Design ahb, start of the top module:
module ahb (
            hclk
           ,hresetn
           ,htrans
           ,haddr
           ,hwdata
           ,hready_in
           ,hsel
           ,hwrite
           ,hsize
           ,hresp
           ,hready_out
           ,hrdata
           ,frame_num    
           ,sample_in_frame
           ,com_2_ovl
           ,max_point_fft_core
           ,alpha
           ,quarter
           ,fft_num
           ,fft_stage_number
           ,mel_num
           ,cep_num
           ,trigger
           );
Size: ~1100 cells after synthesis, roughly 410 I/O pins, about 16000 um2 of cells after synthesis.
clock: 2.47 ns
lec_check: 0
abc_area: 0
cap_margin: 20
cell_pad_in_sites_detail_placement: 0
core_margin: 3
core_utilization: 70
cts_cluster_size: 33
place_density: 0.65
slew_margin: 20
tns_end_percent: 80
run.sh (not shown) runs the stock make flow with config.mk's settings and CLKGATE_MAP_FILE=.
The baseline ended with an error in clock tree synthesis (4_1_cts), error DPL-0038.
Rerun with:
- ABC_AREA: 0 -> not set
- CELL_PAD_IN_SITES_DETAIL_PLACEMENT: 0 -> not set
- CORE_MARGIN: 3 -> 2
- CORE_UTILIZATION: 70 -> 66
- CTS_CLUSTER_SIZE: 33 -> not set
- PLACE_DENSITY: 0.65 -> not set
- TNS_END_PERCENT: 80 -> not set
- clock period: 2.47 -> 7.69 ns (I/O delays scaled with it)
=> The new run completed with no timing, DRC or antenna violations; synthesized area does not change; die area climbs by 3.2%; synthesized cell count does not change.
Rerun with:
- ABC_AREA: not set -> 1
- CORE_UTILIZATION: 66 -> 68
- CTS_CLUSTER_DIAMETER: not set -> 311
- clock period: 7.69 -> 2.62 ns (I/O delays scaled with it)
Outcome: The new run aborted during global routing (5_1_grt), error ODB-0269; die area stays flat; area after synthesis goes up by 3.2%; synthesized cell count grows by about 100%.
Rerun with:
- ABC_AREA: 1 -> not set
- CORE_UTILIZATION: 68 -> 56
- CTS_CLUSTER_DIAMETER: 311 -> not set
- CTS_CLUSTER_SIZE: not set -> 36
- clock period: 2.62 -> 2.47 ns (I/O delays scaled with it)
Result: With this change the flow reached the layout checks and failed them: setup timing. Synthesized cell count went down by 50%. Die area rises by 17%. Synthesized area fell by 3.1%.

ahb again, from the RTL that the note above started with.
clock: 2.47 ns
lec_check: 0
abc_area: 1
cap_margin: 20
core_margin: 2
core_utilization: 56
cts_cluster_size: 36
hold_slack_margin: 0.29
setup_slack_margin: 0.58
slew_margin: 20
The baseline produced a clean layout.
==> next run, changes <==
- ABC_AREA: 1 -> unset
- CORE_UTILIZATION: 56 -> 68
- CTS_CLUSTER_SIZE: 36 -> 32
- HOLD_SLACK_MARGIN: 0.29 -> unset
- SETUP_SLACK_MARGIN: 0.58 -> unset
What happened:
- Now the flow failed in clock tree synthesis (4_1_cts) on DPL-0038
- area after synthesis fell by 3.1%
- synthesized cell count goes down by 50%
- die size went down by 20%
==> next run, changes <==
- ABC_AREA: unset -> 1
- CELL_PAD_IN_SITES_DETAIL_PLACEMENT: unset -> 0
- CORE_MARGIN: 2 -> 3
- CORE_UTILIZATION: 68 -> 59
- CTS_CLUSTER_SIZE: 32 -> 68
- PLACE_DENSITY: unset -> 0.65
- TNS_END_PERCENT: unset -> 80
Result:
- This time the run completed without violations
- synthesized area grows by 3.2%
- synthesized cell count increases by 100%
- die size grows by 21%
==> next run, changes <==
- ABC_AREA: 1 -> 0
- CORE_UTILIZATION: 59 -> 70
- CTS_CLUSTER_SIZE: 68 -> 34
With this change the flow died in clock tree synthesis (4_1_cts) on DPL-0038.
Area after synthesis shrinks by 3.1%.
Die size decreases by 18%.
Synthesized cell count shrinks by 50%.
==> next run, changes <==
- ABC_AREA: 0 -> unset
- CELL_PAD_IN_SITES_DETAIL_PLACEMENT: 0 -> unset
- CORE_MARGIN: 3 -> 2
- CORE_UTILIZATION: 70 -> 61
- CTS_CLUSTER_SIZE: 34 -> 32
- PLACE_DENSITY: 0.65 -> unset
- TNS_END_PERCENT: 80 -> unset
Result: Now the flow reached the layout checks and failed them: negative setup slack; die size went up by about 11%; synthesized cell count stays the same; area after synthesis does not change.
==> next run, changes <==
- ABC_AREA: unset -> 0
- CELL_PAD_IN_SITES_DETAIL_PLACEMENT: unset -> 0
- CORE_UTILIZATION: 61 -> 65
- CTS_CLUSTER_SIZE: 32 -> 68
- PLACE_DENSITY: unset -> 0.65
- TNS_END_PERCENT: unset -> 80
What happened: This time the run stopped in clock tree synthesis (4_1_cts); die size goes down by 6.0%; synthesized cell count does not change; area after synthesis is unchanged.
